<file path="design/flow/design.v">
module LMFE ( clk, reset, Din, in_en, busy, out_valid, Dout, mem_cen, mem_wen, mem_addr, mem_d, mem_q);
input   clk;
input   reset;
input   in_en;
output  busy;
output  out_valid;
input   [7:0]  Din;
output  [7:0]  Dout;
output  mem_cen;
output  mem_wen;
output  [9:0]  mem_addr;
output  [7:0]  mem_d;
input   [7:0]  mem_q;
wire [7:0] med_d_w;
wire med_en_w;
wire med_del_w;
wire newline_w;
control MainCT( .clk(clk), .rst(reset), .data_in(Din), .in_en(in_en), .busy(busy), .med_data(med_d_w), .med_en(med_en_w), .med_del(med_del_w), .cen(mem_cen), .wen(mem_wen), .addr(mem_addr), .memd(mem_d), .memq(mem_q), .out_valid(out_valid), .newline(newline_w));
insert_sort med(.clk(clk), .rst(reset) , .data_valid(med_en_w) , .data_in(med_d_w), .data_out(Dout), .del_valid(med_del_w), .newline(newline_w)); 
endmodule
module insert_sort(clk,rst,data_valid,data_in,data_out,del_valid,newline); 
input clk,rst,data_valid,del_valid,newline;
input [7:0]data_in;
output [7:0] data_out;
reg [7:0] in_r;
reg [6:0] counter_r;
wire [6:0] counter_w;
reg [1:0] state_r,state_w;
reg [7:0] list_r [48:0];
reg [7:0] list_w [48:0];
wire [48:0] pos_w;
integer i,k; 
parameter S_idle=3'd0;
parameter S_load=3'd1;
parameter S_done=3'd2;
parameter S_dele=3'd3;
assign pos_w[0]=(in_r>list_r[0]);
assign pos_w[1]=(in_r>list_r[1]);
assign pos_w[2]=(in_r>list_r[2]);
assign pos_w[3]=(in_r>list_r[3]);
assign pos_w[4]=(in_r>list_r[4]);
assign pos_w[5]=(in_r>list_r[5]);
assign pos_w[6]=(in_r>list_r[6]);
assign pos_w[7]=(in_r>list_r[7]);
assign pos_w[8]=(in_r>list_r[8]);
assign pos_w[9]=(in_r>list_r[9]);
assign pos_w[10]=(in_r>list_r[10]);
assign pos_w[11]=(in_r>list_r[11]);
assign pos_w[12]=(in_r>list_r[12]);
assign pos_w[13]=(in_r>list_r[13]);
assign pos_w[14]=(in_r>list_r[14]);
assign pos_w[15]=(in_r>list_r[15]);
assign pos_w[16]=(in_r>list_r[16]);
assign pos_w[17]=(in_r>list_r[17]);
assign pos_w[18]=(in_r>list_r[18]);
assign pos_w[19]=(in_r>list_r[19]);
assign pos_w[20]=(in_r>list_r[20]);
assign pos_w[21]=(in_r>list_r[21]);
assign pos_w[22]=(in_r>list_r[22]);
assign pos_w[23]=(in_r>list_r[23]);
assign pos_w[24]=(in_r>list_r[24]);
assign pos_w[25]=(in_r>list_r[25]);
assign pos_w[26]=(in_r>list_r[26]);
assign pos_w[27]=(in_r>list_r[27]);
assign pos_w[28]=(in_r>list_r[28]);
assign pos_w[29]=(in_r>list_r[29]);
assign pos_w[30]=(in_r>list_r[30]);
assign pos_w[31]=(in_r>list_r[31]);
assign pos_w[32]=(in_r>list_r[32]);
assign pos_w[33]=(in_r>list_r[33]);
assign pos_w[34]=(in_r>list_r[34]);
assign pos_w[35]=(in_r>list_r[35]);
assign pos_w[36]=(in_r>list_r[36]);
assign pos_w[37]=(in_r>list_r[37]);
assign pos_w[38]=(in_r>list_r[38]);
assign pos_w[39]=(in_r>list_r[39]);
assign pos_w[40]=(in_r>list_r[40]);
assign pos_w[41]=(in_r>list_r[41]);
assign pos_w[42]=(in_r>list_r[42]);
assign pos_w[43]=(in_r>list_r[43]);
assign pos_w[44]=(in_r>list_r[44]);
assign pos_w[45]=(in_r>list_r[45]);
assign pos_w[46]=(in_r>list_r[46]);
assign pos_w[47]=(in_r>list_r[47]);
assign pos_w[48]=(in_r>list_r[48]);
assign counter_w=(state_r==S_load)?counter_r+7'b1:7'b0;
assign data_out=list_r[24];
always@(*)
begin
	case(state_r)
		S_idle:  
		begin
			list_w[0]=list_r[0];
			list_w[1]=list_r[1];
			list_w[2]=list_r[2];
			list_w[3]=list_r[3];
			list_w[4]=list_r[4];
			list_w[5]=list_r[5];
			list_w[6]=list_r[6];
			list_w[7]=list_r[7];
			list_w[8]=list_r[8];
			list_w[9]=list_r[9];
			list_w[10]=list_r[10];
			list_w[11]=list_r[11];
			list_w[12]=list_r[12];
			list_w[13]=list_r[13];
			list_w[14]=list_r[14];
			list_w[15]=list_r[15];
			list_w[16]=list_r[16];
			list_w[17]=list_r[17];
			list_w[18]=list_r[18];
			list_w[19]=list_r[19];
			list_w[20]=list_r[20];
			list_w[21]=list_r[21];
			list_w[22]=list_r[22];
			list_w[23]=list_r[23];
			list_w[24]=list_r[24];
			list_w[25]=list_r[25];
			list_w[26]=list_r[26];
			list_w[27]=list_r[27];
			list_w[28]=list_r[28];
			list_w[29]=list_r[29];
			list_w[30]=list_r[30];
			list_w[31]=list_r[31];
			list_w[32]=list_r[32];
			list_w[33]=list_r[33];
			list_w[34]=list_r[34];
			list_w[35]=list_r[35];
			list_w[36]=list_r[36];
			list_w[37]=list_r[37];
			list_w[38]=list_r[38];
			list_w[39]=list_r[39];
			list_w[40]=list_r[40];
			list_w[41]=list_r[41];
			list_w[42]=list_r[42];
			list_w[43]=list_r[43];	
			list_w[44]=list_r[44];
			list_w[45]=list_r[45];
			list_w[46]=list_r[46];
			list_w[47]=list_r[47];
			list_w[48]=list_r[48];		
		end
		S_load:
		begin
			list_w[0]=((state_r==S_load)&&(pos_w[0]==1'b1))?list_r[0]:in_r;
			list_w[1]=(pos_w[1]==1'b1)?list_r[1]:((pos_w[0]==1'b1)&&(pos_w[1]==1'b0))?in_r:list_r[0];
			list_w[2]=(pos_w[2]==1'b1)?list_r[2]:((pos_w[1]==1'b1)&&(pos_w[2]==1'b0))?in_r:list_r[1];
			list_w[3]=(pos_w[3]==1'b1)?list_r[3]:((pos_w[2]==1'b1)&&(pos_w[3]==1'b0))?in_r:list_r[2];
			list_w[4]=(pos_w[4]==1'b1)?list_r[4]:((pos_w[3]==1'b1)&&(pos_w[4]==1'b0))?in_r:list_r[3];
			list_w[5]=(pos_w[5]==1'b1)?list_r[5]:((pos_w[4]==1'b1)&&(pos_w[5]==1'b0))?in_r:list_r[4];
			list_w[6]=(pos_w[6]==1'b1)?list_r[6]:((pos_w[5]==1'b1)&&(pos_w[6]==1'b0))?in_r:list_r[5];
			list_w[7]=(pos_w[7]==1'b1)?list_r[7]:((pos_w[6]==1'b1)&&(pos_w[7]==1'b0))?in_r:list_r[6];
			list_w[8]=(pos_w[8]==1'b1)?list_r[8]:((pos_w[7]==1'b1)&&(pos_w[8]==1'b0))?in_r:list_r[7];
			list_w[9]=(pos_w[9]==1'b1)?list_r[9]:((pos_w[8]==1'b1)&&(pos_w[9]==1'b0))?in_r:list_r[8];
			list_w[10]=(pos_w[10]==1'b1)?list_r[10]:((pos_w[9]==1'b1)&&(pos_w[10]==1'b0))?in_r:list_r[9];
			list_w[11]=(pos_w[11]==1'b1)?list_r[11]:((pos_w[10]==1'b1)&&(pos_w[11]==1'b0))?in_r:list_r[10];
			list_w[12]=(pos_w[12]==1'b1)?list_r[12]:((pos_w[11]==1'b1)&&(pos_w[12]==1'b0))?in_r:list_r[11];
			list_w[13]=(pos_w[13]==1'b1)?list_r[13]:((pos_w[12]==1'b1)&&(pos_w[13]==1'b0))?in_r:list_r[12];
			list_w[14]=(pos_w[14]==1'b1)?list_r[14]:((pos_w[13]==1'b1)&&(pos_w[14]==1'b0))?in_r:list_r[13];
			list_w[15]=(pos_w[15]==1'b1)?list_r[15]:((pos_w[14]==1'b1)&&(pos_w[15]==1'b0))?in_r:list_r[14];
			list_w[16]=(pos_w[16]==1'b1)?list_r[16]:((pos_w[15]==1'b1)&&(pos_w[16]==1'b0))?in_r:list_r[15];
			list_w[17]=(pos_w[17]==1'b1)?list_r[17]:((pos_w[16]==1'b1)&&(pos_w[17]==1'b0))?in_r:list_r[16];
			list_w[18]=(pos_w[18]==1'b1)?list_r[18]:((pos_w[17]==1'b1)&&(pos_w[18]==1'b0))?in_r:list_r[17];
			list_w[19]=(pos_w[19]==1'b1)?list_r[19]:((pos_w[18]==1'b1)&&(pos_w[19]==1'b0))?in_r:list_r[18];
			list_w[20]=(pos_w[20]==1'b1)?list_r[20]:((pos_w[19]==1'b1)&&(pos_w[20]==1'b0))?in_r:list_r[19];
			list_w[21]=(pos_w[21]==1'b1)?list_r[21]:((pos_w[20]==1'b1)&&(pos_w[21]==1'b0))?in_r:list_r[20];
			list_w[22]=(pos_w[22]==1'b1)?list_r[22]:((pos_w[21]==1'b1)&&(pos_w[22]==1'b0))?in_r:list_r[21];
			list_w[23]=(pos_w[23]==1'b1)?list_r[23]:((pos_w[22]==1'b1)&&(pos_w[23]==1'b0))?in_r:list_r[22];
			list_w[24]=(pos_w[24]==1'b1)?list_r[24]:((pos_w[23]==1'b1)&&(pos_w[24]==1'b0))?in_r:list_r[23];
			list_w[25]=(pos_w[25]==1'b1)?list_r[25]:((pos_w[24]==1'b1)&&(pos_w[25]==1'b0))?in_r:list_r[24];
			list_w[26]=(pos_w[26]==1'b1)?list_r[26]:((pos_w[25]==1'b1)&&(pos_w[26]==1'b0))?in_r:list_r[25];
			list_w[27]=(pos_w[27]==1'b1)?list_r[27]:((pos_w[26]==1'b1)&&(pos_w[27]==1'b0))?in_r:list_r[26];
			list_w[28]=(pos_w[28]==1'b1)?list_r[28]:((pos_w[27]==1'b1)&&(pos_w[28]==1'b0))?in_r:list_r[27];
			list_w[29]=(pos_w[29]==1'b1)?list_r[29]:((pos_w[28]==1'b1)&&(pos_w[29]==1'b0))?in_r:list_r[28];
			list_w[30]=(pos_w[30]==1'b1)?list_r[30]:((pos_w[29]==1'b1)&&(pos_w[30]==1'b0))?in_r:list_r[29];
			list_w[31]=(pos_w[31]==1'b1)?list_r[31]:((pos_w[30]==1'b1)&&(pos_w[31]==1'b0))?in_r:list_r[30];	
			list_w[32]=(pos_w[32]==1'b1)?list_r[32]:((pos_w[31]==1'b1)&&(pos_w[32]==1'b0))?in_r:list_r[31];
			list_w[33]=(pos_w[33]==1'b1)?list_r[33]:((pos_w[32]==1'b1)&&(pos_w[33]==1'b0))?in_r:list_r[32];	
			list_w[34]=(pos_w[34]==1'b1)?list_r[34]:((pos_w[33]==1'b1)&&(pos_w[34]==1'b0))?in_r:list_r[33];
			list_w[35]=(pos_w[35]==1'b1)?list_r[35]:((pos_w[34]==1'b1)&&(pos_w[35]==1'b0))?in_r:list_r[34];	
			list_w[36]=(pos_w[36]==1'b1)?list_r[36]:((pos_w[35]==1'b1)&&(pos_w[36]==1'b0))?in_r:list_r[35];
			list_w[37]=(pos_w[37]==1'b1)?list_r[37]:((pos_w[36]==1'b1)&&(pos_w[37]==1'b0))?in_r:list_r[36];	
			list_w[38]=(pos_w[38]==1'b1)?list_r[38]:((pos_w[37]==1'b1)&&(pos_w[38]==1'b0))?in_r:list_r[37];
			list_w[39]=(pos_w[39]==1'b1)?list_r[39]:((pos_w[38]==1'b1)&&(pos_w[39]==1'b0))?in_r:list_r[38];	
			list_w[40]=(pos_w[40]==1'b1)?list_r[40]:((pos_w[39]==1'b1)&&(pos_w[40]==1'b0))?in_r:list_r[39];
			list_w[41]=(pos_w[41]==1'b1)?list_r[41]:((pos_w[40]==1'b1)&&(pos_w[41]==1'b0))?in_r:list_r[40];	
			list_w[42]=(pos_w[42]==1'b1)?list_r[42]:((pos_w[41]==1'b1)&&(pos_w[42]==1'b0))?in_r:list_r[41];
			list_w[43]=(pos_w[43]==1'b1)?list_r[43]:((pos_w[42]==1'b1)&&(pos_w[43]==1'b0))?in_r:list_r[42];	
			list_w[44]=(pos_w[44]==1'b1)?list_r[44]:((pos_w[43]==1'b1)&&(pos_w[44]==1'b0))?in_r:list_r[43];
			list_w[45]=(pos_w[45]==1'b1)?list_r[45]:((pos_w[44]==1'b1)&&(pos_w[45]==1'b0))?in_r:list_r[44];	
			list_w[46]=(pos_w[46]==1'b1)?list_r[46]:((pos_w[45]==1'b1)&&(pos_w[46]==1'b0))?in_r:list_r[45];
			list_w[47]=(pos_w[47]==1'b1)?list_r[47]:((pos_w[46]==1'b1)&&(pos_w[47]==1'b0))?in_r:list_r[46];				
			list_w[48]=(pos_w[48]==1'b1)?list_r[48]:((pos_w[47]==1'b1)&&(pos_w[48]==1'b0))?in_r:list_r[47];					
		end
		S_done:
		begin
			list_w[0]=list_r[0];
			list_w[1]=list_r[1];
			list_w[2]=list_r[2];
			list_w[3]=list_r[3];
			list_w[4]=list_r[4];
			list_w[5]=list_r[5];
			list_w[6]=list_r[6];
			list_w[7]=list_r[7];
			list_w[8]=list_r[8];
			list_w[9]=list_r[9];
			list_w[10]=list_r[10];
			list_w[11]=list_r[11];
			list_w[12]=list_r[12];
			list_w[13]=list_r[13];
			list_w[14]=list_r[14];
			list_w[15]=list_r[15];
			list_w[16]=list_r[16];
			list_w[17]=list_r[17];
			list_w[18]=list_r[18];
			list_w[19]=list_r[19];
			list_w[20]=list_r[20];
			list_w[21]=list_r[21];
			list_w[22]=list_r[22];
			list_w[23]=list_r[23];
			list_w[24]=list_r[24];
			list_w[25]=list_r[25];
			list_w[26]=list_r[26];
			list_w[27]=list_r[27];
			list_w[28]=list_r[28];
			list_w[29]=list_r[29];
			list_w[30]=list_r[30];
			list_w[31]=list_r[31];
			list_w[32]=list_r[32];
			list_w[33]=list_r[33];
			list_w[34]=list_r[34];
			list_w[35]=list_r[35];
			list_w[36]=list_r[36];
			list_w[37]=list_r[37];
			list_w[38]=list_r[38];
			list_w[39]=list_r[39];
			list_w[40]=list_r[40];
			list_w[41]=list_r[41];
			list_w[42]=list_r[42];
			list_w[43]=list_r[43];	
			list_w[44]=list_r[44];
			list_w[45]=list_r[45];
			list_w[46]=list_r[46];
			list_w[47]=list_r[47];
			list_w[48]=list_r[48];					
		end
		S_dele:
		begin
			list_w[0]=(pos_w[0]==1'b1)?list_r[0]:list_r[1];
			list_w[1]=(pos_w[1]==1'b1)?list_r[1]:list_r[2];
			list_w[2]=(pos_w[2]==1'b1)?list_r[2]:list_r[3];
			list_w[3]=(pos_w[3]==1'b1)?list_r[3]:list_r[4];
			list_w[4]=(pos_w[4]==1'b1)?list_r[4]:list_r[5];
			list_w[5]=(pos_w[5]==1'b1)?list_r[5]:list_r[6];
			list_w[6]=(pos_w[6]==1'b1)?list_r[6]:list_r[7];
			list_w[7]=(pos_w[7]==1'b1)?list_r[7]:list_r[8];
			list_w[8]=(pos_w[8]==1'b1)?list_r[8]:list_r[9];
			list_w[9]=(pos_w[9]==1'b1)?list_r[9]:list_r[10];
			list_w[10]=(pos_w[10]==1'b1)?list_r[10]:list_r[11];
			list_w[11]=(pos_w[11]==1'b1)?list_r[11]:list_r[12];
			list_w[12]=(pos_w[12]==1'b1)?list_r[12]:list_r[13];
			list_w[13]=(pos_w[13]==1'b1)?list_r[13]:list_r[14];
			list_w[14]=(pos_w[14]==1'b1)?list_r[14]:list_r[15];
			list_w[15]=(pos_w[15]==1'b1)?list_r[15]:list_r[16];
			list_w[16]=(pos_w[16]==1'b1)?list_r[16]:list_r[17];
			list_w[17]=(pos_w[17]==1'b1)?list_r[17]:list_r[18];
			list_w[18]=(pos_w[18]==1'b1)?list_r[18]:list_r[19];
			list_w[19]=(pos_w[19]==1'b1)?list_r[19]:list_r[20];
			list_w[20]=(pos_w[20]==1'b1)?list_r[20]:list_r[21];
			list_w[21]=(pos_w[21]==1'b1)?list_r[21]:list_r[22];
			list_w[22]=(pos_w[22]==1'b1)?list_r[22]:list_r[23];
			list_w[23]=(pos_w[23]==1'b1)?list_r[23]:list_r[24];
			list_w[24]=(pos_w[24]==1'b1)?list_r[24]:list_r[25];
			list_w[25]=(pos_w[25]==1'b1)?list_r[25]:list_r[26];
			list_w[26]=(pos_w[26]==1'b1)?list_r[26]:list_r[27];
			list_w[27]=(pos_w[27]==1'b1)?list_r[27]:list_r[28];
			list_w[28]=(pos_w[28]==1'b1)?list_r[28]:list_r[29];
			list_w[29]=(pos_w[29]==1'b1)?list_r[29]:list_r[30];
			list_w[30]=(pos_w[30]==1'b1)?list_r[30]:list_r[31];
			list_w[31]=(pos_w[31]==1'b1)?list_r[31]:list_r[32];
			list_w[32]=(pos_w[32]==1'b1)?list_r[32]:list_r[33];
			list_w[33]=(pos_w[33]==1'b1)?list_r[33]:list_r[34];
			list_w[34]=(pos_w[34]==1'b1)?list_r[34]:list_r[35];
			list_w[35]=(pos_w[35]==1'b1)?list_r[35]:list_r[36];
			list_w[36]=(pos_w[36]==1'b1)?list_r[36]:list_r[37];
			list_w[37]=(pos_w[37]==1'b1)?list_r[37]:list_r[38];
			list_w[38]=(pos_w[38]==1'b1)?list_r[38]:list_r[39];
			list_w[39]=(pos_w[39]==1'b1)?list_r[39]:list_r[40];
			list_w[40]=(pos_w[40]==1'b1)?list_r[40]:list_r[41];
			list_w[41]=(pos_w[41]==1'b1)?list_r[41]:list_r[42];
			list_w[42]=(pos_w[42]==1'b1)?list_r[42]:list_r[43];
			list_w[43]=(pos_w[43]==1'b1)?list_r[43]:list_r[44];
			list_w[44]=(pos_w[44]==1'b1)?list_r[44]:list_r[45];
			list_w[45]=(pos_w[45]==1'b1)?list_r[45]:list_r[46];
			list_w[46]=(pos_w[46]==1'b1)?list_r[46]:list_r[47];
			list_w[47]=(pos_w[47]==1'b1)?list_r[47]:list_r[48];
			list_w[48]=(pos_w[48]==1'b1)?list_r[48]:8'd255;			
		end	
		default:
		begin
			list_w[0]=list_r[0];
			list_w[1]=list_r[1];
			list_w[2]=list_r[2];
			list_w[3]=list_r[3];
			list_w[4]=list_r[4];
			list_w[5]=list_r[5];
			list_w[6]=list_r[6];
			list_w[7]=list_r[7];
			list_w[8]=list_r[8];
			list_w[9]=list_r[9];
			list_w[10]=list_r[10];
			list_w[11]=list_r[11];
			list_w[12]=list_r[12];
			list_w[13]=list_r[13];
			list_w[14]=list_r[14];
			list_w[15]=list_r[15];
			list_w[16]=list_r[16];
			list_w[17]=list_r[17];
			list_w[18]=list_r[18];
			list_w[19]=list_r[19];
			list_w[20]=list_r[20];
			list_w[21]=list_r[21];
			list_w[22]=list_r[22];
			list_w[23]=list_r[23];
			list_w[24]=list_r[24];
			list_w[25]=list_r[25];
			list_w[26]=list_r[26];
			list_w[27]=list_r[27];
			list_w[28]=list_r[28];
			list_w[29]=list_r[29];
			list_w[30]=list_r[30];
			list_w[31]=list_r[31];
			list_w[32]=list_r[32];
			list_w[33]=list_r[33];
			list_w[34]=list_r[34];
			list_w[35]=list_r[35];
			list_w[36]=list_r[36];
			list_w[37]=list_r[37];
			list_w[38]=list_r[38];
			list_w[39]=list_r[39];
			list_w[40]=list_r[40];
			list_w[41]=list_r[41];
			list_w[42]=list_r[42];
			list_w[43]=list_r[43];	
			list_w[44]=list_r[44];
			list_w[45]=list_r[45];
			list_w[46]=list_r[46];
			list_w[47]=list_r[47];
			list_w[48]=list_r[48];
		end
	endcase		
end
always@(*)
begin
	case(state_r)
		S_idle: begin if(data_valid) state_w=S_load; else if(del_valid) state_w=S_dele; else state_w=S_idle; end
		S_load: begin if(data_valid) state_w=S_load; else state_w=S_done; end
		S_dele: begin if(del_valid) state_w=S_dele; else state_w=S_done; end
		S_done: begin if(del_valid) state_w=S_dele; else if(data_valid) state_w=S_load; else state_w=S_idle; end
		default: state_w=state_r;
	endcase
end
always@(posedge clk or posedge rst)
begin
	if(rst)
	begin
		in_r<=7'b0;
		counter_r<=7'b0;
        state_r<=2'b0;	
		list_r[0]<=8'd0;
		list_r[1]<=8'd0;		
		list_r[2]<=8'd0;		
		list_r[3]<=8'd0;		
		list_r[4]<=8'd0;		
		list_r[5]<=8'd0;		
		list_r[6]<=8'd0;		
		list_r[7]<=8'd0;		
		list_r[8]<=8'd0;		
		list_r[9]<=8'd0;		
		list_r[10]<=8'd0;		
		list_r[11]<=8'd0;		
		list_r[12]<=8'd0;		
		list_r[13]<=8'd0;		
		list_r[14]<=8'd0;		
		list_r[15]<=8'd0;		
		list_r[16]<=8'd0;		
		list_r[17]<=8'd0;		
		list_r[18]<=8'd0;		
		list_r[19]<=8'd0;		
		list_r[20]<=8'd0;		
		list_r[21]<=8'd255;		
		list_r[22]<=8'd255;		
		list_r[23]<=8'd255;		
		list_r[24]<=8'd255;		
		list_r[25]<=8'd255;		
		list_r[26]<=8'd255;		
		list_r[27]<=8'd255;		
		list_r[28]<=8'd255;		
		list_r[29]<=8'd255;		
		list_r[30]<=8'd255;		
		list_r[31]<=8'd255;		
		list_r[32]<=8'd255;		
		list_r[33]<=8'd255;		
		list_r[34]<=8'd255;		
		list_r[35]<=8'd255;		
		list_r[36]<=8'd255;		
		list_r[37]<=8'd255;		
		list_r[38]<=8'd255;		
		list_r[39]<=8'd255;		
		list_r[40]<=8'd255;		
		list_r[41]<=8'd255;		
		list_r[42]<=8'd255;		
		list_r[43]<=8'd255;		
		list_r[44]<=8'd255;		
		list_r[45]<=8'd255;		
		list_r[46]<=8'd255;		
		list_r[47]<=8'd255;		
		list_r[48]<=8'd255;		
	end
	else if(newline)
	begin
		in_r<=7'b0;
		counter_r<=7'b0;
        state_r<=2'b0;	
		list_r[0]<=8'd0;
		list_r[1]<=8'd0;		
		list_r[2]<=8'd0;		
		list_r[3]<=8'd0;		
		list_r[4]<=8'd0;		
		list_r[5]<=8'd0;		
		list_r[6]<=8'd0;		
		list_r[7]<=8'd0;		
		list_r[8]<=8'd0;		
		list_r[9]<=8'd0;		
		list_r[10]<=8'd0;		
		list_r[11]<=8'd0;		
		list_r[12]<=8'd0;		
		list_r[13]<=8'd0;		
		list_r[14]<=8'd0;		
		list_r[15]<=8'd0;		
		list_r[16]<=8'd0;		
		list_r[17]<=8'd0;		
		list_r[18]<=8'd0;		
		list_r[19]<=8'd0;		
		list_r[20]<=8'd0;		
		list_r[21]<=8'd255;		
		list_r[22]<=8'd255;		
		list_r[23]<=8'd255;		
		list_r[24]<=8'd255;		
		list_r[25]<=8'd255;		
		list_r[26]<=8'd255;		
		list_r[27]<=8'd255;		
		list_r[28]<=8'd255;		
		list_r[29]<=8'd255;		
		list_r[30]<=8'd255;		
		list_r[31]<=8'd255;		
		list_r[32]<=8'd255;		
		list_r[33]<=8'd255;		
		list_r[34]<=8'd255;		
		list_r[35]<=8'd255;		
		list_r[36]<=8'd255;		
		list_r[37]<=8'd255;		
		list_r[38]<=8'd255;		
		list_r[39]<=8'd255;		
		list_r[40]<=8'd255;		
		list_r[41]<=8'd255;		
		list_r[42]<=8'd255;		
		list_r[43]<=8'd255;		
		list_r[44]<=8'd255;		
		list_r[45]<=8'd255;		
		list_r[46]<=8'd255;		
		list_r[47]<=8'd255;		
		list_r[48]<=8'd255;		
	end	
	else
	begin	
		in_r<=data_in;
		counter_r<=counter_w;
        state_r<=state_w;	
		list_r[0]<=list_w[0];
		list_r[1]<=list_w[1];		
		list_r[2]<=list_w[2];		
		list_r[3]<=list_w[3];		
		list_r[4]<=list_w[4];		
		list_r[5]<=list_w[5];		
		list_r[6]<=list_w[6];		
		list_r[7]<=list_w[7];		
		list_r[8]<=list_w[8];		
		list_r[9]<=list_w[9];		
		list_r[10]<=list_w[10];
		list_r[11]<=list_w[11];
		list_r[12]<=list_w[12];
		list_r[13]<=list_w[13];
		list_r[14]<=list_w[14];
		list_r[15]<=list_w[15];
		list_r[16]<=list_w[16];
		list_r[17]<=list_w[17];
		list_r[18]<=list_w[18];
		list_r[19]<=list_w[19];
		list_r[20]<=list_w[20];
		list_r[21]<=list_w[21];
		list_r[22]<=list_w[22];
		list_r[23]<=list_w[23];
		list_r[24]<=list_w[24];
		list_r[25]<=list_w[25];
		list_r[26]<=list_w[26];
		list_r[27]<=list_w[27];
		list_r[28]<=list_w[28];
		list_r[29]<=list_w[29];
		list_r[30]<=list_w[30];
		list_r[31]<=list_w[31];
		list_r[32]<=list_w[32];
		list_r[33]<=list_w[33];
		list_r[34]<=list_w[34];
		list_r[35]<=list_w[35];
		list_r[36]<=list_w[36];
		list_r[37]<=list_w[37];
		list_r[38]<=list_w[38];
		list_r[39]<=list_w[39];
		list_r[40]<=list_w[40];
		list_r[41]<=list_w[41];
		list_r[42]<=list_w[42];
		list_r[43]<=list_w[43];
		list_r[44]<=list_w[44];
		list_r[45]<=list_w[45];
		list_r[46]<=list_w[46];
		list_r[47]<=list_w[47];
		list_r[48]<=list_w[48];	
	end
end
endmodule
module control ( clk, rst, data_in, in_en, busy, med_data, med_en, med_del, cen, wen, addr, memd, memq, out_valid, newline);
input   clk;
input   rst;
input   in_en;
input   [7:0] data_in;
input   [7:0] memq;
output  [7:0] memd;
output  cen;
output  wen;
output  busy;
output  med_en;
output  med_del;
output  newline;
output  out_valid;
output  [7:0] med_data;
output  [9:0] addr;
parameter S_init=3'd0;
parameter S_prep=3'd1;
parameter S_getw=3'd2;
parameter S_work=3'd3;
parameter S_endl=3'd4;
reg [2:0] state_r,state_w;
reg [6:0] counter_row_r;
wire [6:0] counter_row_w;
reg [6:0] counter_col_r;
wire [6:0] counter_col_w;
reg [6:0] countwin_row_r;
wire [6:0] countwin_row_w;
reg [6:0] countwin_col_r;
wire [6:0] countwin_col_w;
reg wen_r;
reg wen_w;
reg cen_r;
reg cen_w;
reg [9:0] addr_r;
reg [9:0] addr_w;
reg [7:0] work_counter;
reg [5:0] getw_counter;
wire [5:0] getw_counter_w;
reg busy_r;
reg busy_w;
reg out_v_r;
reg out_v_w;
reg med_en_r,med_en_w;
reg med_del_r,med_del_w;
reg [7:0] med_data_r,med_data_w;
integer k;
reg [7:0] data_r;
wire [7:0] data_w;
reg readfin;
wire readfin_w;
wire [6:0] mask_row;
wire [2:0] addr_shift_0;
wire [2:0] addr_shift_1;
wire [2:0] addr_shift_2;
wire [2:0] addr_shift_3;
wire [2:0] addr_shift_4;
wire [2:0] addr_shift_5;
wire [2:0] addr_shift_6;
wire [2:0] addr_shift_7;
assign busy=busy_r;
assign wen=wen_r;
assign cen=cen_r;
assign memd=data_r;
assign med_data=med_data_r;
assign med_del=med_del_r;
assign med_en=med_en_r;
assign counter_col_w=(in_en)?counter_col_r+7'b1:counter_col_r;
assign counter_row_w=(in_en&&counter_col_r==7'd127)?counter_row_r+7'b1:counter_row_r;
assign countwin_col_w=(out_valid)?countwin_col_r+7'b1:countwin_col_r;
assign countwin_row_w=(countwin_col_w==7'd0 && out_valid)?countwin_row_r+7'b1:countwin_row_r;
assign mask_row=(countwin_row_w==7'd0)?7'b000_0_111:(countwin_row_w==7'd1)?7'b000_0_011:(countwin_row_w==7'd2)?7'b000_0_001:(countwin_row_w==7'd125)?7'b100_0_000:(countwin_row_w==7'd126)?7'b110_0_000:(countwin_row_w==7'd127)?7'b111_0_000:7'b0;
assign addr_shift_0=(countwin_row_w[2:0]==3'd5)?(countwin_row_w[5:3]+3'd1):(countwin_row_w[2:0]==3'd6)?(countwin_row_w[5:3]+3'd1):(countwin_row_w[2:0]==3'd7)?(countwin_row_w[5:3]+3'd1):countwin_row_w[5:3];
assign addr_shift_1=(countwin_row_w[2:0]==3'd6)?(countwin_row_w[5:3]+3'd1):(countwin_row_w[2:0]==3'd7)?(countwin_row_w[5:3]+3'd1):countwin_row_w[5:3];
assign addr_shift_2=(countwin_row_w[2:0]==3'd7)?(countwin_row_w[5:3]+3'd1):countwin_row_w[5:3];
assign addr_shift_3=countwin_row_w[5:3];
assign addr_shift_4=countwin_row_w[5:3];
assign addr_shift_5=(countwin_row_w[2:0]==3'd0)?(countwin_row_w[5:3]-3'd1):countwin_row_w[5:3];	
assign addr_shift_6=(countwin_row_w[2:0]==3'd1)?(countwin_row_w[5:3]-3'd1):(countwin_row_w[2:0]==3'd0)?(countwin_row_w[5:3]-3'd1):countwin_row_w[5:3];
assign addr_shift_7=(countwin_row_w[2:0]==3'd2)?(countwin_row_w[5:3]-3'd1):(countwin_row_w[2:0]==3'd1)?(countwin_row_w[5:3]-3'd1):(countwin_row_w[2:0]==3'd0)?(countwin_row_w[5:3]-3'd1):countwin_row_w[5:3];
assign out_valid=(work_counter==8'd34)?1'b1:(getw_counter==5'd19)?1'b1:1'b0;
assign newline=(state_r==S_endl)?1'b1:1'b0;
assign data_w=(in_en)?data_in:data_r;
assign getw_counter_w=(state_r==S_getw)?(getw_counter<19)?getw_counter+5'd1:5'd0:5'd0;
assign readfin_w=(counter_col_r==7'd127 && counter_row_r ==7'd127)?1'b1:readfin;
assign addr=addr_r;
always@(*)
begin
	case(state_r)
	S_endl:
	begin
		busy_w=1'b1;
		cen_w=1'b0;
		wen_w=(readfin==1'b0)?1'b0:1'b1;
		addr_w=(readfin==1'b0)?{counter_row_r[2:0],7'b0}:{countwin_row_r[2:0],countwin_col_r};
		med_en_w=1'd0;
		med_del_w=1'd0;
		med_data_w=8'd255;
	end
	S_prep:
	begin
		busy_w=1'b0;
		cen_w=1'b0;	
		wen_w=1'b0;	
		addr_w={counter_row_r[2:0],counter_col_r};
		med_en_w=1'd0;
		med_del_w=1'd0;
		med_data_w=8'd255;
	end
	S_init:
	begin
		busy_w=1'b0;
		cen_w=1'b0;
		wen_w=1'b0;	
		addr_w=10'd0;
		med_en_w=1'd0;
		med_del_w=1'd0;
		med_data_w=8'd255;		
	end
	S_getw:
	begin
		busy_w=1'b1;		
		cen_w=1'b0;
		wen_w=1'b1;	
		case(getw_counter)
			5'd0: begin addr_w={(countwin_row_r[2:0]-3'd3),countwin_col_r-7'd4}; end
			5'd1: begin addr_w={(countwin_row_r[2:0]-3'd2),countwin_col_r-7'd4}; end
			5'd2: begin addr_w={(countwin_row_r[2:0]-3'd1),countwin_col_r-7'd4}; end		
			5'd3: begin addr_w={(countwin_row_r[2:0]),countwin_col_r-7'd4}; end
			5'd4: begin addr_w={(countwin_row_r[2:0]+3'd1),countwin_col_r-7'd4}; end
			5'd5: begin addr_w={(countwin_row_r[2:0]+3'd2),countwin_col_r-7'd4}; end	
			5'd6: begin addr_w={(countwin_row_r[2:0]+3'd3),countwin_col_r-7'd4}; end
			5'd8: begin addr_w={(countwin_row_r[2:0]-3'd3),countwin_col_r+7'd3}; end
			5'd9: begin addr_w={(countwin_row_r[2:0]-3'd2),countwin_col_r+7'd3}; end
			5'd10: begin addr_w={(countwin_row_r[2:0]-3'd1),countwin_col_r+7'd3}; end
			5'd11: begin addr_w={(countwin_row_r[2:0]),countwin_col_r+7'd3}; end
			5'd12: begin addr_w={(countwin_row_r[2:0]+3'd1),countwin_col_r+7'd3}; end
			5'd13: begin addr_w={(countwin_row_r[2:0]+3'd2),countwin_col_r+7'd3}; end
			5'd14: begin addr_w={(countwin_row_r[2:0]+3'd3),countwin_col_r+7'd3}; end
			default: begin addr_w=addr_r; end
		endcase
		case(getw_counter)	
			5'd1: begin med_data_w=(mask_row[0])?8'd0:(countwin_col_r>3)?memq:8'd0; med_en_w=1'd0; med_del_w=1'd1; end
			5'd2: begin med_data_w=(mask_row[1])?8'd0:(countwin_col_r>3)?memq:8'd0; med_en_w=1'd0; med_del_w=1'd1; end
			5'd3: begin med_data_w=(mask_row[2])?8'd0:(countwin_col_r>3)?memq:8'd0; med_en_w=1'd0; med_del_w=1'd1; end	
			5'd4: begin med_data_w=(mask_row[3])?8'd0:(countwin_col_r>3)?memq:8'd0; med_en_w=1'd0; med_del_w=1'd1; end
			5'd5: begin med_data_w=(mask_row[4])?8'd0:(countwin_col_r>3)?memq:8'd0; med_en_w=1'd0; med_del_w=1'd1; end
			5'd6: begin med_data_w=(mask_row[5])?8'd0:(countwin_col_r>3)?memq:8'd0; med_en_w=1'd0; med_del_w=1'd1; end
			5'd7: begin med_data_w=(mask_row[6])?8'd0:(countwin_col_r>3)?memq:8'd0; med_en_w=1'd0; med_del_w=1'd1; end
			5'd9: begin med_data_w=(mask_row[0])?8'd0:(countwin_col_r<=124)?memq:8'd0; med_en_w=1'd1; med_del_w=1'd0; end
			5'd10: begin med_data_w=(mask_row[1])?8'd0:(countwin_col_r<=124)?memq:8'd0; med_en_w=1'd1; med_del_w=1'd0; end
			5'd11: begin med_data_w=(mask_row[2])?8'd0:(countwin_col_r<=124)?memq:8'd0; med_en_w=1'd1; med_del_w=1'd0; end
			5'd12: begin med_data_w=(mask_row[3])?8'd0:(countwin_col_r<=124)?memq:8'd0; med_en_w=1'd1; med_del_w=1'd0; end
			5'd13: begin med_data_w=(mask_row[4])?8'd0:(countwin_col_r<=124)?memq:8'd0; med_en_w=1'd1; med_del_w=1'd0; end
			5'd14: begin med_data_w=(mask_row[5])?8'd0:(countwin_col_r<=124)?memq:8'd0; med_en_w=1'd1; med_del_w=1'd0; end
			5'd15: begin med_data_w=(mask_row[6])?8'd0:(countwin_col_r<=124)?memq:8'd0; med_en_w=1'd1; med_del_w=1'd0; end	
			default: begin med_data_w=8'd255; med_en_w=1'd0; med_del_w=1'd0; end
		endcase
	end
	S_work:
	begin	
		busy_w=1'b1;	
		cen_w=1'b0;
		wen_w=1'b1;
		med_del_w=1'b0;	
		case(work_counter)
			8'd0: begin addr_w={(countwin_row_r[2:0]-3'd3),countwin_col_r}; end
			8'd1: begin addr_w={(countwin_row_r[2:0]-3'd2),countwin_col_r}; end
			8'd2: begin addr_w={(countwin_row_r[2:0]-3'd1),countwin_col_r}; end		
			8'd3: begin addr_w={(countwin_row_r[2:0]),countwin_col_r}; end
			8'd4: begin addr_w={(countwin_row_r[2:0]+3'd1),countwin_col_r}; end
			8'd5: begin addr_w={(countwin_row_r[2:0]+3'd2),countwin_col_r}; end	
			8'd6: begin addr_w={(countwin_row_r[2:0]+3'd3),countwin_col_r}; end
			8'd8: begin addr_w={(countwin_row_r[2:0]-3'd3),countwin_col_r+7'd1}; end
			8'd9: begin addr_w={(countwin_row_r[2:0]-3'd2),countwin_col_r+7'd1}; end
			8'd10: begin addr_w={(countwin_row_r[2:0]-3'd1),countwin_col_r+7'd1}; end
			8'd11: begin addr_w={(countwin_row_r[2:0]),countwin_col_r+7'd1}; end
			8'd12: begin addr_w={(countwin_row_r[2:0]+3'd1),countwin_col_r+7'd1}; end
			8'd13: begin addr_w={(countwin_row_r[2:0]+3'd2),countwin_col_r+7'd1}; end
			8'd14: begin addr_w={(countwin_row_r[2:0]+3'd3),countwin_col_r+7'd1}; end
			8'd16: begin addr_w={(countwin_row_r[2:0]-3'd3),countwin_col_r+7'd2}; end
			8'd17: begin addr_w={(countwin_row_r[2:0]-3'd2),countwin_col_r+7'd2}; end
			8'd18: begin addr_w={(countwin_row_r[2:0]-3'd1),countwin_col_r+7'd2}; end
			8'd19: begin addr_w={(countwin_row_r[2:0]),countwin_col_r+7'd2}; end
			8'd20: begin addr_w={(countwin_row_r[2:0]+3'd1),countwin_col_r+7'd2}; end
			8'd21: begin addr_w={(countwin_row_r[2:0]+3'd2),countwin_col_r+7'd2}; end
			8'd22: begin addr_w={(countwin_row_r[2:0]+3'd3),countwin_col_r+7'd2}; end	
			8'd24: begin addr_w={(countwin_row_r[2:0]-3'd3),countwin_col_r+7'd3}; end
			8'd25: begin addr_w={(countwin_row_r[2:0]-3'd2),countwin_col_r+7'd3}; end
			8'd26: begin addr_w={(countwin_row_r[2:0]-3'd1),countwin_col_r+7'd3}; end
			8'd27: begin addr_w={(countwin_row_r[2:0]),countwin_col_r+7'd3}; end
			8'd28: begin addr_w={(countwin_row_r[2:0]+3'd1),countwin_col_r+7'd3}; end
			8'd29: begin addr_w={(countwin_row_r[2:0]+3'd2),countwin_col_r+7'd3}; end
			8'd30: begin addr_w={(countwin_row_r[2:0]+3'd3),countwin_col_r+7'd3}; end
			default: begin addr_w=addr_r; end
		endcase
		case(work_counter)	
			8'd1: begin med_data_w=(mask_row[0])?8'd0:memq; med_en_w=1'd1; end
			8'd2: begin med_data_w=(mask_row[1])?8'd0:memq; med_en_w=1'd1; end
			8'd3: begin med_data_w=(mask_row[2])?8'd0:memq; med_en_w=1'd1; end	
			8'd4: begin med_data_w=(mask_row[3])?8'd0:memq; med_en_w=1'd1; end
			8'd5: begin med_data_w=(mask_row[4])?8'd0:memq; med_en_w=1'd1; end
			8'd6: begin med_data_w=(mask_row[5])?8'd0:memq; med_en_w=1'd1; end
			8'd7: begin med_data_w=(mask_row[6])?8'd0:memq; med_en_w=1'd1; end
			8'd9: begin med_data_w=(mask_row[0])?8'd0:memq; med_en_w=1'd1; end
			8'd10: begin med_data_w=(mask_row[1])?8'd0:memq; med_en_w=1'd1; end
			8'd11: begin med_data_w=(mask_row[2])?8'd0:memq; med_en_w=1'd1; end
			8'd12: begin med_data_w=(mask_row[3])?8'd0:memq; med_en_w=1'd1; end
			8'd13: begin med_data_w=(mask_row[4])?8'd0:memq; med_en_w=1'd1; end
			8'd14: begin med_data_w=(mask_row[5])?8'd0:memq; med_en_w=1'd1; end
			8'd15: begin med_data_w=(mask_row[6])?8'd0:memq; med_en_w=1'd1; end	
			8'd17: begin med_data_w=(mask_row[0])?8'd0:memq; med_en_w=1'd1; end
			8'd18: begin med_data_w=(mask_row[1])?8'd0:memq; med_en_w=1'd1; end
			8'd19: begin med_data_w=(mask_row[2])?8'd0:memq; med_en_w=1'd1; end
			8'd20: begin med_data_w=(mask_row[3])?8'd0:memq; med_en_w=1'd1; end
			8'd21: begin med_data_w=(mask_row[4])?8'd0:memq; med_en_w=1'd1; end
			8'd22: begin med_data_w=(mask_row[5])?8'd0:memq; med_en_w=1'd1; end
			8'd23: begin med_data_w=(mask_row[6])?8'd0:memq; med_en_w=1'd1; end	
			8'd25: begin med_data_w=(mask_row[0])?8'd0:memq; med_en_w=1'd1; end
			8'd26: begin med_data_w=(mask_row[1])?8'd0:memq; med_en_w=1'd1; end
			8'd27: begin med_data_w=(mask_row[2])?8'd0:memq; med_en_w=1'd1; end
			8'd28: begin med_data_w=(mask_row[3])?8'd0:memq; med_en_w=1'd1; end
			8'd29: begin med_data_w=(mask_row[4])?8'd0:memq; med_en_w=1'd1; end
			8'd30: begin med_data_w=(mask_row[5])?8'd0:memq; med_en_w=1'd1; end
			8'd31: begin med_data_w=(mask_row[6])?8'd0:memq; med_en_w=1'd1; end
			default: begin med_data_w=8'd255; med_en_w=1'd0; end
		endcase	
	end
	default:
	begin
		busy_w=1'b0;
		cen_w=1'b1;
		wen_w=1'b0;
		addr_w=10'd0;
		med_en_w=1'd0;
		med_del_w=1'd0;
		med_data_w=8'd255;					
	end
	endcase
end
always@(*)
begin
	case(state_r)
		S_init: begin if(in_en) state_w=S_prep; else state_w=S_init; end
		S_prep: begin if(counter_col_r==7'd127 && counter_row_r>7'd3) state_w=S_work; else state_w=S_prep;end
		S_getw: 
		begin 
			if(countwin_col_r==7'd127 && countwin_row_r<7'd127 && getw_counter==5'd19) state_w=S_endl; 
			else if(countwin_col_r==7'd127 && countwin_row_r==7'd127 && getw_counter==5'd19) state_w=S_init; 
			else state_w=S_getw; 
		end
		S_work: begin if(work_counter==8'd33) state_w=S_getw; else state_w=S_work; end
		S_endl: begin if(readfin==1'b0)state_w=S_prep; else state_w=S_work; end
		default:state_w=state_r;
	endcase
end
always@(posedge clk or posedge rst)
begin
	if(rst)
	begin
		readfin<=1'b0;
		state_r<=S_init;
		addr_r<=10'd0;
		out_v_r<=1'b0;
		cen_r<=8'd0;
		wen_r<=8'd0;
		med_en_r<=1'b0;
		med_del_r<=1'b0;
		med_data_r<=8'd0;
		work_counter<=8'd0;
		getw_counter<=5'd0;
		busy_r<=1'b0;
		data_r<=8'd0;
		counter_col_r<=7'b0;
		counter_row_r<=7'b0;
		countwin_col_r<=7'b0;
		countwin_row_r<=7'b0;		
	end
	else
	begin
		readfin<=readfin_w;	
		state_r<=state_w;
		addr_r<=addr_w;
		out_v_r<=1'b0;
		med_data_r<=med_data_w;
		cen_r<=cen_w;
		wen_r<=wen_w;
		med_en_r<=med_en_w;		
		med_del_r<=med_del_w;		
		work_counter<=(state_r==S_work && !in_en)?work_counter+8'd1:8'd0;	
		getw_counter<=getw_counter_w;
		busy_r<=busy_w;
		data_r<=data_w;
		counter_col_r<=counter_col_w;
		counter_row_r<=counter_row_w;		
		countwin_col_r<=countwin_col_w;
		countwin_row_r<=countwin_row_w;	
	end
end
endmodule
</file>
<file path="design/flow/run.sh">
#!/bin/bash
# the make line also repeats each setting of config.mk as NAME=value (left out here)
make -C /OpenROAD-flow-scripts/flow DESIGN_CONFIG=/design/flow/config.mk WORK_HOME=/design/flow/orfs CLKGATE_MAP_FILE= finish
</file>
<file path="design/flow/config.mk">
export PLATFORM = sky130hd
export DESIGN_NAME = LMFE
export DESIGN_NICKNAME = LMFE
export VERILOG_FILES = /design/flow/design.v
export SDC_FILE = /design/flow/constraint.sdc
export NUM_CORES = 4
export LEC_CHECK = 0
export ABC_AREA = 1
export CAP_MARGIN = 20
export CORE_MARGIN = 2
export CORE_UTILIZATION = 72
export CTS_CLUSTER_DIAMETER = 400
export CTS_CLUSTER_SIZE = 96
export PLACE_DENSITY = 0.41
export SLEW_MARGIN = 20
export TNS_END_PERCENT = 5
</file>
<file path="design/flow/constraint.sdc">
create_clock -name core_clock -period 2.34 [get_ports {clk}]
set_input_delay 0.4680 -clock core_clock [delete_from_list [all_inputs] [get_ports {clk}]]
set_output_delay 0.4680 -clock core_clock [all_outputs]
set_load 0.01 [all_outputs]
</file>
==> run notes, run 1 <==
Implementation summary

The synthesis report gives the async set-or-reset register share as roughly 100%. By area the synthesized netlist is led by sky130_fd_sc_hd__dfrtp_1 (17%), sky130_fd_sc_hd__dfstp_2 (16%), sky130_fd_sc_hd__ha_1 (14%). Buffers placed on the I/O ports in this run total roughly 48.

The area share of and-or/or-and cells after synthesis is approximately 29%. For this design, the CTS-stage hold fixing added 0 buffers. The die height is 232 um. During I/O placement, the number of pins put on the boundary was 49. The total of flip-flops plus latches after synthesis is between 400 and 500. The commonest cells after synthesis are sky130_fd_sc_hd__o21ai_0 (812), sky130_fd_sc_hd__a21oi_1 (802), sky130_fd_sc_hd__nand2_1 (710). The root buffer selected by CTS is sky130_fd_sc_hd__clkbuf_16.

The portion of synthesized area spent on multiplexers is less than 1%. The final HPWL from detailed placement is 89.2 mm. The number of rows in the core area is 83. The yosys stat cell total is 5077. The cell-mix breakdown from Yosys lists the adder-cell area share as 13.8%. The instance area after placement is 44100 um^2. The run ended at global routing (5_1_grt).

The synthesized netlist contains 60 unique library cells. Once placement completed, the tool counted placed cells totaling roughly 6.3k. After synthesis, the largest family of logic cells by area is AND-OR/OR-AND gates. The sequential-to-total area share from yosys stat is 32.9%. The simple-gate share of the synthesized area is 13.7%. The proportion of netlist area held by the largest area contributor is 17.1%.

The effective utilization at floorplan is 73.0%. The dominant synthesized flop cell is sky130_fd_sc_hd__dfrtp_1. The CTS buffer count is 9. Looking at the gate-level netlist, the highest instance count belongs to sky130_fd_sc_hd__o21ai_0. The post-synthesis cell area is ~38000 um^2. The yosys synthesis chip area is 37600 um^2.

The net count after synthesis is 5511. The clock passes through at most 3 buffers. The first error in the log reads "[ERROR GRT-0232] Routing congestion too high. Check the congestion heatmap in the GUI". The flow did not finish. The global routing report lists combined usage of all routing layers as 83.1%.

The global-route congestion overflow total is 47. In this run the number of H-tree levels came out at 1. Of the total synthesized cell area, the portion taken by XOR and XNOR cells is less than 1%.

The synthesis warning total is 4. The chip occupies 54000 um^2. Counting flops with a built-in enable in the synthesized netlist gives 0.

In this run the standard cell core region covers 51500 um^2. The number of instances in the synthesized netlist is 5077. Per the post-synthesis stats, the area per cell is 7.40 um^2. The floorplan step set the die width to around 230 um.

The cell type with the largest total area is sky130_fd_sc_hd__dfrtp_1. The weighted congestion at the end of routability-driven global placement is 0.990. The number of clock sinks came to just under 500.
routing by layer:
| metal | overflow | GRT usage, % |
|---|---|---|
| met1 | 4 | 83.0 |
| met2 | 13 | 95.0 |
| met3 | 4 | 72.9 |
| met4 | 26 | 79.2 |
| met5 | 0 | 61.3 |
timing repair:
| action | CTS |
|---|---|
| gates resized | 496 |
| pin swaps | 117 |
| cloned | 8 |
| buffers inserted | 95 |
| setup endpoints to repair | 419 |
stage by stage:
step / hold slack, ns / setup TNS (ns) / setup slack, ns
4_1_cts: 0.229 / -104.60 / -0.540
3_5_place_dp: 0.420 / -130.91 / -0.619
2_1_floorplan: 0.396 / -2223.65 / -4.49
3_3_place_gp: 0.404 / -93.50 / -0.496
==> inputs of run 2 (changes only) <==
CAP_MARGIN = 10   (was 20)
CELL_PAD_IN_SITES_GLOBAL_PLACEMENT = 1   (was unset)
CORE_ASPECT_RATIO = 1.06   (was unset)
CORE_UTILIZATION = 20   (was 72)
CTS_CLUSTER_DIAMETER = unset   (was 400)
CTS_CLUSTER_SIZE = 81   (was 96)
GPL_TIMING_DRIVEN = 1   (was unset)
MIN_ROUTING_LAYER = met1   (was unset)
PLACE_DENSITY = unset   (was 0.41)
PLACE_DENSITY_LB_ADDON = 0.06   (was unset)
SETUP_SLACK_MARGIN = 0.51   (was unset)
TNS_END_PERCENT = 85   (was 5)
clock period = 1.89 ns   (was 2.34 ns; I/O delays follow)
==> run notes, run 2 <==
Results of an implementation run.

The number of synthesized flops with an enable pin is 0 (unchanged). Per the slew report, the remaining headroom to the max-slew limit stands at 9.48%. The commonest cells after synthesis are sky130_fd_sc_hd__o21ai_0 (812), sky130_fd_sc_hd__a21oi_1 (802), sky130_fd_sc_hd__nand2_1 (710).

STA lists the startpoint of the worst register-to-register path as MainCT.work_counter[0]. The post-layout instance count excluding filler cells is 9257.

The path class of the tightest hold or removal check is input pin to register. The yosys synthesis chip area was 37600 um^2 (unchanged). After the last flow step, the layout net total stands at slightly above 7k. The peak clock frequency supported by timing is 321 MHz. The area share of and-or/or-and cells after synthesis is 29.4% (unchanged). Clock latency on the worst-skew pair, taken at its later pin, is 0.69 ns.

The worst hold slack is 0.242 ns. The number of antenna violations at the first check in global routing is 1. The post-route utilization of the core is recorded as 35.3%.

The terminating pin of the worst hold path is MainCT.data_r[7]. The root buffer selected by CTS is sky130_fd_sc_hd__clkbuf_16.

The via count of the first global-routing pass is 43.0k. The CTS buffer count is 77 (+68). The proportion of netlist area held by the largest area contributor is 17.1% (unchanged). The clock tree from TritonCTS is done. The fraction of the mapped netlist area in adder cells is 13.8% (unchanged). The number of optimization iterations in the first detailed-route pass is 5. The placed cell count is 8827 (+40%). Detailed routing placed a total of 4.15 mm of wire on met3. A clean result was blocked by setup timing. The script logs the mean routed wire length per placed instance as 19.4 um. The total routed wirelength is 180 mm. The library cell with the highest instance count after synthesis is sky130_fd_sc_hd__o21ai_0. The worst setup path endpoint is MainCT.med_data_r[2]. The final-report setup violation count is around 450.

The area of the placeable core is 186000 um^2 (+260%). The instance area after placement is 52200 um^2 (+18%).

Setup repair after global routing could not meet its margin everywhere. The average cell area after synthesis is 7.40 um^2 (unchanged). The number of rows in the core area is 163 (+96%). The number of cells on the worst hold path is 3.

The uppermost layer routed is met4. The required time reported for the critical path endpoint is roughly 2.4 ns. The post-route worst setup slack is -1.23 ns. The setup slack of the worst register-to-register path is -1.23 ns. For the final database, setup skew stands at roughly 0.026 ns. The count of antenna-violating nets left after detailed routing is 0. The data arrival time of the critical path is around 3.7 ns. The simple-gate share of the synthesized area is 13.7% (unchanged). The per-cell via count in the routed design is 4.49. The effective utilization at floorplan is 20.2% (-53 points).

The worst path in the final design needs a cycle of 3.12 ns, including I/O delays and setup. The number of cell instances on the worst register-to-register path is 25. The timing report lists the critical path depth as 25 cells.

The start point of the critical path is MainCT.work_counter[0]. The kind of cell with the highest combined delay on the critical path is simple AND/OR/NAND/NOR gates. The number of max-capacitance violations reported is 0. The first global-routing pass estimated 266 mm of wire. The number of instances in the synthesized netlist is 5077 (unchanged). For this run, the total global-route usage over all layers was measured as 18.0%. The weighted congestion at the end of routability-driven global placement is 0.797 (-20%). The final HPWL from detailed placement is 126 mm (+41%). The count of buffers from port buffering is 48 (unchanged). The worst setup path is launched from a register. The stage-log warning count is around 50. The count of cell types in the netlist is 60 (unchanged). The proportion of synthesized area in mux cells is 0.0566% (unchanged). The finished cells cover around 66000 um^2. The die height is 450 um (+94%). The final max-slew violation count is 0. Along the worst path, the maximum fanout reaches 6. The run finished, with violations left. The source of the worst hold timing path is Din[7]. The largest buffer count on any clock path is 3 (unchanged).

The buffering stage count on the worst path with inverters included is 7. The total clock sinks is 483 (unchanged). The path type of the worst setup path is register to register. The total of flip-flops plus latches after synthesis came to 483 (unchanged). Per the detail_route report, DRC violations left total 0. The post-synthesis cell area is 37600 um^2 (unchanged). After synthesis, the largest family of logic cells by area is AND-OR/OR-AND gates. The area growth from synthesis to layout is 74.8%.

The dominant synthesized flop cell is sky130_fd_sc_hd__dfrtp_1. The library cell contributing the largest single delay on the critical path is sky130_fd_sc_hd__dfrtp_1. The synthesis report lists the most area-consuming cells as sky130_fd_sc_hd__dfrtp_1 (17%), sky130_fd_sc_hd__dfstp_2 (16%), sky130_fd_sc_hd__ha_1 (14%). The number of vias after detailed routing is 41.6k.

The final worst-path cycle share is 165%. The transition time recorded at the tightest slew-check pin is 1.36 ns. The total die size is 191000 um^2 (+250%). The hold violation count in the final report is 0.

STA classifies the critical path endpoint as a register. The H-tree level count is 3 (+2). Among all stages on the critical path, the maximum delay recorded is 0.39 ns. In this run, the number of DRC markers left after iteration 0 of detailed routing was 1815. Summed over all failing endpoints, the final setup total negative slack is -348.02 ns.

The synthesis warning total is 4 (unchanged). The floorplan die width is 425 um (+83%). The net count after synthesis is 5511 (unchanged). The xor and xnor fraction of the mapped netlist area is 0.699% (unchanged). The sequential-to-total area share from yosys stat was 32.9% (unchanged). The proportion of synthesized flip-flops having asynchronous set or reset is 100% (unchanged). The total overflow left after global routing is 0. The post-placement worst setup slack is -1.28 ns (-0.658 ns). The number of ports placed on the die boundary is 49 (unchanged). The met2 wire length is 87.5 mm. Per the timing report, the most critical flop-to-flop path finishes at MainCT.med_data_r[2]. The yosys stat cell total came to 5077 (unchanged). For reference, the clock transition at the flip-flops on the worst setup and hold paths is approximately 0.05 ns. The maximum number of pins on one net before global-route repair is 193. The synthesized design spends more area on one cell type than any other, namely sky130_fd_sc_hd__dfrtp_1. The number of antenna diodes in the final layout is 0. The detailed router put a total of between 80 and 90 mm of wire on met1.
[run 2: final cells by class]
class | count | area, um^2
Multi-Input combinational cell | 3673 | 28800
Clock inverter | 9 | 95.1
Sequential cell | 483 | 12400
Timing Repair inverter | 1 | 16.3
Tap cell | 2475 | 3100
Clock buffer | 120 | 2320
Timing Repair Buffer | 1784 | 16200
Inverter | 712 | 2730
Fill cell | 19700 | 121000
[run 2: what timing repair did]
item	4_1_cts	5_1_grt
setup endpoints to repair	477	483
endpoints found under the hold margin	0	0
gates resized	770	1633
setup buffers	110	165
hold buffers	0	0
pin swaps	277	431
gates cloned	12	14
[run 2: routing by layer]
layer	vias to the layer above	global-route usage [%]
met5	-	0
li1	20900	-
met2	409	31.0
met1	20100	24.2
met4	0	3.63
met3	132	1.81
==> inputs of run 3 (changes only) <==
CAP_MARGIN = 20   (was 10)
CELL_PAD_IN_SITES_GLOBAL_PLACEMENT = unset   (was 1)
CORE_ASPECT_RATIO = unset   (was 1.06)
CORE_UTILIZATION = 72   (was 20)
CTS_CLUSTER_SIZE = unset   (was 81)
GPL_TIMING_DRIVEN = unset   (was 1)
MIN_ROUTING_LAYER = unset   (was met1)
PLACE_DENSITY_LB_ADDON = unset   (was 0.06)
SETUP_SLACK_MARGIN = unset   (was 0.51)
TNS_END_PERCENT = unset   (was 85)
clock period = 4.29 ns   (was 1.89 ns; I/O delays follow)
==> run notes, run 3 <==
Results of an implementation run.

The flow ran to the end and the layout has no timing, DRC or antenna violations. The via count of the first global-routing pass was 35.3k (-18%). The instance area after placement is 38700 um^2 (-26%). Looking at the reg2reg group, the worst path ends at med.list_r[43][0]. The simple-gate share of the synthesized area came to 13.7% (unchanged). The residual DRC count is 0 (unchanged). The number of optimization iterations in the first detailed-route pass is 7 (+2). The required time reported for the critical path endpoint was 4.82 ns (+2.38 ns). The count of instances resized after the clock tree is built came to 0 (-100%). The number of DRC markers after the initial detailed-route iteration is 4233 (+130%).

The floorplan die width is 232 um (-45%). The H-tree level count is 2 (-1). The fraction of the mapped netlist area in adder cells is 13.8% (unchanged). The timing report shows that the slowest cell on the worst path is sky130_fd_sc_hd__dfrtp_2.

The type recorded for the worst min-delay path is register to register. The post-placement worst setup slack was 0.658 ns (+1.93 ns). The final worst-path cycle share is 87.4% (-78 points). The start point of the critical path is med.in_r[7]. Setup repair after global routing left no endpoint under its margin. The total clock sinks is 483 (unchanged). The fill cell total of the finished layout is 3844 (-80%). The number of max-capacitance violations reported is 0 (unchanged).

The number of instances in the synthesized netlist was 5077 (unchanged). The time the worst path needs with I/O delays and setup is 3.75 ns (+0.629 ns). According to the timing report, the critical path is captured at med.list_r[43][0]. The number of synthesized flops with an enable pin is 0 (unchanged). The clock tree from TritonCTS is done. The total of flip-flops plus latches after synthesis is 483 (unchanged). The count of cell types in the netlist is 60 (unchanged). By instance count, the leading cell after synthesis is sky130_fd_sc_hd__o21ai_0.

The yosys synthesis chip area is 37600 um^2 (unchanged). The largest non-sequential cell family by area is AND-OR/OR-AND gates. The number of ports placed on the die boundary is 49 (unchanged). The area of all placed cells without fillers came to 40600 um^2 (-38%). The highest cell delay on the worst timing path was 1.08 ns (+0.69 ns). The die height was 232 um (-48%). The final HPWL from detailed placement is 74.5 mm (-41%). The routing usage on met1 is 54.4% (+30 points). Counting instances in the post-synthesis netlist gives the leading cell types as sky130_fd_sc_hd__o21ai_0 (812), sky130_fd_sc_hd__a21oi_1 (802), sky130_fd_sc_hd__nand2_1 (710).

The number of vias after detailed routing is 37.2k (-11%). The final max-slew violation count is 0 (unchanged). The count of antenna-violating nets left after detailed routing is 0 (unchanged). The signal on the critical path passes through ha_1, nand2_1, o41ai_1, nand2_1, o21ai_0, a21oi_1, a21oi_1, a22oi_1.

The number of cell instances on the worst register-to-register path is 8 (-68%). The setup slack of the worst register-to-register path is 0.54 ns (+1.77 ns). The xor and xnor fraction of the mapped netlist area is 0.699% (unchanged). The buffering stage count on the worst path with inverters included came to 0 (-7). The proportion of synthesized area in mux cells is 0.0566% (unchanged). The total routed wirelength is 111 mm (-38%).

The number of buffers inserted by post-CTS setup repair is 0 (-100%). The met3 usage is 6.09% (+4.3 points). The logic area came to 21700 um^2 (-25%). The sequential-to-total area share from yosys stat was 32.9% (unchanged). The number of rows in the core area is 83 (-49%).

The data arrival time of the critical path is 4.28 ns (+0.61 ns). The synthesis warning total is 4 (unchanged). The number of nets in the final layout is 5462 (-24%). The maximum number of pins on one net before global-route repair is 133 (-31%).

The net count after synthesis is 5511 (unchanged). The number of buffers inserted for hold repair after clock tree synthesis was 0 (unchanged). The CTS buffer count was 55 (-29%).

The count of buffers from port buffering came to 48 (unchanged). The clock latency of the later-clocked register in the worst-skew pair is 0.64 ns (-0.05 ns). The peak clock frequency supported by timing is 267 MHz (-17%).

The number of cells on the worst hold path was 1 (-2). The dominant synthesized flop cell is sky130_fd_sc_hd__dfrtp_1. The worst max-slew margin expressed relative to the limit was 19.8% (+10 points). The yosys stat cell total is 5077 (unchanged). STA classifies the critical path endpoint as a register. The wire length of the first global-routing pass is 180 mm (-32%). The total die size is 54000 um^2 (-72%).

The maximum fanout along the worst path is 34 (+28). The routed length per placed instance is 19.4 um (-0.50%). The hold violation count in the final report is 0 (unchanged). The post-route worst setup slack is 0.542 ns (+1.77 ns). The element type at the critical path start is a register. The number of antenna violations at the first check in global routing is 0 (-1). The worst setup path is of the register to register kind. The met2 track utilization from global routing came to 65.8% (+35 points). The kind of cell with the highest combined delay on the critical path is AND-OR/OR-AND gates. The proportion of netlist area held by the largest area contributor came to 17.1% (unchanged). The number of stages on the worst setup path was 8 (-68%).

The storage element area is 12400 um^2 (-0.11%). The end-of-flow core utilization is 78.7% (+43 points). The per-cell via count in the routed design is 6.46 (+44%).

The reg-to-reg critical path startpoint is med.in_r[7]. The post-synthesis cell area is 37600 um^2 (unchanged). The main area contributors are sky130_fd_sc_hd__dfrtp_1 (17%), sky130_fd_sc_hd__dfstp_2 (16%), sky130_fd_sc_hd__ha_1 (14%).

The worst clock skew is 0.0189 ns (-0.00733 ns). The effective utilization at floorplan is 73.0% (+53 points). The terminating pin of the worst hold path is med.state_r[0].

The root buffer selected by CTS is sky130_fd_sc_hd__clkbuf_16. The stage-log warning count is 58 (+18%). The global-route total usage across every layer is 40.9% (+23 points). Looking at hold timing, the worst path starts from MainCT.med_del_r.

The area of the placeable core is 51500 um^2 (-72%). The busiest layer in global routing is met2. From synthesis to final layout, the design area changed by 7.89%.

The final-report setup violation count is 0 (-100%). The proportion of synthesized flip-flops having asynchronous set or reset came to 100% (unchanged). The register clock-pin slew on the reported worst setup and hold paths was 0.06 ns (about the same).

The average cell area after synthesis came to 7.40 um^2 (unchanged). The largest buffer count on any clock path is 3 (unchanged). The cell type with the largest total area is sky130_fd_sc_hd__dfrtp_1. The area share of and-or/or-and cells after synthesis is 29.4% (unchanged).

The transition time of the tightest slew-check pin is 1.20 ns (-0.156 ns). The weighted congestion at the end of routability-driven global placement is 0.990 (+24%). The global-route congestion overflow total came to 0 (unchanged).
## run 3: routing by layer
layer | vias up | wire, um | share of wire [%]
met5 | - | 0 | 0
met1 | 17300 | 44800 | 40
li1 | 17500 | - | -
met4 | 0 | 5020 | 4.5
met3 | 436 | 10500 | 9.4
met2 | 1991 | 51100 | 46
## run 3: layout make-up
class                   instances  area share [%]
well taps                     680            2.10
clock inverters                21           0.432
multi-input cells            3668            53.5
inverters                     712            6.62
flip-flops and latches        483            30.6
diodes                          1         0.00617
repair buffers                108            2.71
clock buffers                  83            4.06
## run 3: stage by stage
stage          hold WS, ns  TNS [ns]  cells
2_1_floorplan        0.396  -1015.47   5077
3_3_place_gp         0.405         0   5651
3_5_place_dp         0.436         0   5651
4_1_cts              0.453         0   5755
5_1_grt              0.463         0   5755
6_report             0.443         0   5756
